==> flow/design.v <==
module PE (
    input              clk,
    input              CIM_en,
    input              STDW,  
    input              STDR,  
    input        [5:0] STD_A,  
    input        [3:0] weight_in,  
    input      [255:0] act_in,  
    output reg   [3:0] weight_out,  
    output reg  [13:0] PSUM  
);
reg  [255:0] weight;  
integer i;
always @(posedge clk) begin
    for (i = 0; i < 64; i = i+1) begin
        if (STDW && STD_A == i) begin  
            weight[4*i+3 -: 4] <= weight_in;
        end
    end
end
always@(*) begin
    weight_out = 4'b0;
    PSUM = 14'b0;
    if (STDW) begin  
    end
    else if (STDR) begin  
        weight_out = weight[4*STD_A+3 -: 4];
    end
    else begin  
        if (CIM_en) begin
            for (i = 0; i < 64; i = i+1) begin
                PSUM = PSUM + weight[4*i+3 -: 4] * act_in[4*i+3 -: 4];  
            end
        end
    end
end
endmodule
make LEC_CHECK=0 CAP_MARGIN=0 CELL_PAD_IN_SITES_GLOBAL_PLACEMENT=0 CORE_ASPECT_RATIO=1.57 CORE_MARGIN=2 CORE_UTILIZATION=72 CTS_CLUSTER_DIAMETER=28 CTS_CLUSTER_SIZE=50 GPL_ROUTABILITY_DRIVEN=1 MAX_ROUTING_LAYER=met4 PLACE_DENSITY_LB_ADDON=0.0 SETUP_SLACK_MARGIN=-2.0 SLEW_MARGIN=0 TNS_END_PERCENT=60 finish   # period 15.8 ns
run.sh (not shown) runs the stock make flow with config.mk's settings and CLKGATE_MAP_FILE=.
The baseline completed and failed the layout checks on setup timing.
Rerun with:
CAP_MARGIN = 20   (was 0)
CELL_PAD_IN_SITES_GLOBAL_PLACEMENT = default   (was 0)
CORE_ASPECT_RATIO = default   (was 1.57)
CTS_CLUSTER_DIAMETER = default   (was 28)
CTS_CLUSTER_SIZE = default   (was 50)
GPL_ROUTABILITY_DRIVEN = default   (was 1)
HOLD_SLACK_MARGIN = -0.08   (was default)
PLACE_DENSITY_LB_ADDON = default   (was 0.0)
SETUP_SLACK_MARGIN = -0.69   (was -2.0)
SLEW_MARGIN = 20   (was 0)
TNS_END_PERCENT = default   (was 60)
clock period = 10.3 ns   (was 15.8 ns; I/O delays follow)
After rerunning:
- The new run produced a layout that fails on setup timing
- worst hold slack is worse by 1.2 ns
- final cell count went up by 5.3%
- area after synthesis stays the same
- global-route usage came out higher by 2.3 points
- first-iteration DRC count rises by 44%
- clock-buffer cell count is lower by 9
- setup slack gets worse by 2.4 ns
Rerun with:
CORE_UTILIZATION = 25   (was 72)
HOLD_SLACK_MARGIN = default   (was -0.08)
MAX_ROUTING_LAYER = default   (was met4)
SETUP_SLACK_MARGIN = default   (was -0.69)
clock period = 27.0 ns   (was 10.3 ns; I/O delays follow)
The new run completed with no timing, DRC or antenna violations.
Global-route usage shrinks by 31 points.
Wire length grows by 5.7%.
Clock-buffer cell count decreases by 1.
Flip-flop count is unchanged.
Hold slack improved by 3.4 ns.
Core utilization decreases by 58 points.
Rerun with:
CORE_UTILIZATION = 72   (was 25)
MAX_ROUTING_LAYER = met4   (was default)
clock period = 12.2 ns   (was 27.0 ns; I/O delays follow)
The new run completed, yet does not pass: setup timing.
Routed wire length falls by 9.8%.
Via count rose by 13%.
Final cell count is lower by 18%.
Synthesized area does not change.
Worst setup slack loses 7.2 ns.
Design area rose by 1.8%.
Critical path depth shrinks by 5.

---

// PE: RTL as listed in full above, without the edits since
Settings: LEC_CHECK=0, ABC_AREA=1, CAP_MARGIN=20, CELL_PAD_IN_SITES_DETAIL_PLACEMENT=2, CORE_ASPECT_RATIO=1.41, CORE_MARGIN=3, CORE_UTILIZATION=40, CTS_CLUSTER_SIZE=30, GPL_ROUTABILITY_DRIVEN=1, HOLD_SLACK_MARGIN=0.12, MAX_ROUTING_LAYER=met4, PLACE_DENSITY_LB_ADDON=0.21, SETUP_SLACK_MARGIN=0.66, SLEW_MARGIN=40; clock period 20.0 ns.
Edit:
Settings changed: ABC_AREA 1 to not set, CELL_PAD_IN_SITES_DETAIL_PLACEMENT 2 to not set, CELL_PAD_IN_SITES_GLOBAL_PLACEMENT set to 1, CORE_ASPECT_RATIO 1.41 to 1.57, CORE_UTILIZATION 40 to 64, CTS_CLUSTER_SIZE 30 to not set, HOLD_SLACK_MARGIN 0.12 to not set, PLACE_DENSITY_LB_ADDON 0.21 to not set, SETUP_SLACK_MARGIN 0.66 to not set, SLEW_MARGIN 40 to 10.
Clock period 20.0 ns to 13.2 ns, I/O delays scaled along.
This time the run finished with negative setup slack left.
Synthesized cell count decreases by about 23%.
Non-clock buffer count increases by 215.
Flip-flop count does not change.
Final area decreases by 1.9%.
Global-route usage increases by 0.81 points.
Area after synthesis decreases by about 3%.
Clock-buffer cell count decreases by 12.
Via count decreases by about 20%.
Critical path depth decreases by 4.

---

red:
Starts from the design.v that is shown in full above.
Settings: LEC_CHECK=0, CAP_MARGIN=30, CORE_MARGIN=2, CORE_UTILIZATION=72, CTS_CLUSTER_SIZE=80, HOLD_SLACK_MARGIN=0.3, MAX_ROUTING_LAYER=met4, PLACE_DENSITY_LB_ADDON=0.01, SETUP_SLACK_MARGIN=2.71, SLEW_MARGIN=20, TNS_END_PERCENT=40; clock period 10.3 ns.
From the logs: red reached the end of the flow and failed the layout checks with setup timing.
[inputs] blue vs red
# red
export LEC_CHECK = 0
export CAP_MARGIN = 30
export CORE_MARGIN = 2
export CORE_UTILIZATION = 72
export CTS_CLUSTER_SIZE = 80
export HOLD_SLACK_MARGIN = 0.3
export MAX_ROUTING_LAYER = met4
export PLACE_DENSITY_LB_ADDON = 0.01
export SETUP_SLACK_MARGIN = 2.71
export SLEW_MARGIN = 20
export TNS_END_PERCENT = 40
create_clock -name core_clock -period 10.3 [get_ports {clk}]
# blue
export LEC_CHECK = 0
export CAP_MARGIN = 30
export CELL_PAD_IN_SITES_GLOBAL_PLACEMENT = 0
export CORE_ASPECT_RATIO = 0.72
export CORE_MARGIN = 2
export CORE_UTILIZATION = 72
export CTS_CLUSTER_SIZE = 81
export GPL_ROUTABILITY_DRIVEN = 1
export MAX_ROUTING_LAYER = met4
export PLACE_DENSITY_LB_ADDON = 0.01
export SETUP_SLACK_MARGIN = 3.05
export SLEW_MARGIN = 40
export TNS_END_PERCENT = 40
create_clock -name core_clock -period 10.3 [get_ports {clk}]
[summary]
Inverter count of the layout excluding clock inverters came out exactly the same in red and blue.
blue had finished all stages when the layout checks came back failing, citing setup timing.
blue ends up with a combinational share of cell area that is 0.20 points higher than in red.
Input-level comparison between green and blue:
# blue
export LEC_CHECK = 0
export CAP_MARGIN = 30
export CELL_PAD_IN_SITES_GLOBAL_PLACEMENT = 0
export CORE_ASPECT_RATIO = 0.72
export CORE_MARGIN = 2
export CORE_UTILIZATION = 72
export CTS_CLUSTER_SIZE = 81
export GPL_ROUTABILITY_DRIVEN = 1
export MAX_ROUTING_LAYER = met4
export PLACE_DENSITY_LB_ADDON = 0.01
export SETUP_SLACK_MARGIN = 3.05
export SLEW_MARGIN = 40
export TNS_END_PERCENT = 40
create_clock -name core_clock -period 10.3 [get_ports {clk}]
# green
export LEC_CHECK = 0
export CAP_MARGIN = 30
export CORE_MARGIN = 2
export CORE_UTILIZATION = 72
export CTS_CLUSTER_DIAMETER = 29
export CTS_CLUSTER_SIZE = 80
export HOLD_SLACK_MARGIN = 0.3
export MAX_ROUTING_LAYER = met4
export PLACE_DENSITY_LB_ADDON = 0.01
export SETUP_SLACK_MARGIN = 2.71
export SLEW_MARGIN = 20
export TNS_END_PERCENT = 40
create_clock -name core_clock -period 10.3 [get_ports {clk}]
| green | all stages done | FAIL | setup timing |. Wire length per cell after detailed routing (blue / green): 0.820. [green vs blue] slack of the critical path: lower in green. Delta (green minus blue): fraction of area in clock buffers and inverters grew by 2.4 points; x dimension of the die shrank by about 15%; well tap count grew by 0.59%; cell count after synthesis held steady. Diff blue -> green | transition time at the pin with the least slew margin | increase of 0.11 ns.
The following lists how orange was set up differently from green:
# green
export LEC_CHECK = 0
export CAP_MARGIN = 30
export CORE_MARGIN = 2
export CORE_UTILIZATION = 72
export CTS_CLUSTER_DIAMETER = 29
export CTS_CLUSTER_SIZE = 80
export HOLD_SLACK_MARGIN = 0.3
export MAX_ROUTING_LAYER = met4
export PLACE_DENSITY_LB_ADDON = 0.01
export SETUP_SLACK_MARGIN = 2.71
export SLEW_MARGIN = 20
export TNS_END_PERCENT = 40
create_clock -name core_clock -period 10.3 [get_ports {clk}]
# orange
export LEC_CHECK = 0
export CAP_MARGIN = 20
export CORE_MARGIN = 2
export CORE_UTILIZATION = 72
export MAX_ROUTING_LAYER = met4
export PLACE_DENSITY = 0.65
export SLEW_MARGIN = 20
create_clock -name core_clock -period 13.8 [get_ports {clk}]
==> comparison <==
Going from green to orange, layout buffering overhead excluding clock cells down 2.8 points, required time of the worst setup path higher, layout-stage area growth over the synthesis result now smaller, utilization dropped 6.0 points, first-iteration DRC count shrank by 46%. Although orange finished all stages, its layout failed final checks on setup timing. orange has sequential share of layout area above what green had.
Relative to orange, the following input files were edited for purple:
# orange
export LEC_CHECK = 0
export CAP_MARGIN = 20
export CORE_MARGIN = 2
export CORE_UTILIZATION = 72
export MAX_ROUTING_LAYER = met4
export PLACE_DENSITY = 0.65
export SLEW_MARGIN = 20
create_clock -name core_clock -period 13.8 [get_ports {clk}]
# purple
export LEC_CHECK = 0
export CAP_MARGIN = 20
export CORE_MARGIN = 2
export CORE_UTILIZATION = 72
export CTS_CLUSTER_SIZE = 79
export HOLD_SLACK_MARGIN = -0.08
export MAX_ROUTING_LAYER = met4
export SETUP_SLACK_MARGIN = 2.77
export SLEW_MARGIN = 20
export TNS_END_PERCENT = 5
create_clock -name core_clock -period 10.3 [get_ports {clk}]
Notes after the runs:
- purple had finished all stages when the layout checks came back failing, citing setup timing.
- Compared with orange, in purple data required time at the worst endpoint has decreased; non-clock buffer count up 276; design area moved up; largest stage delay on the critical path rose 0.05 ns.
- Buffers inserted during post-CTS setup optimization: purple lower than orange
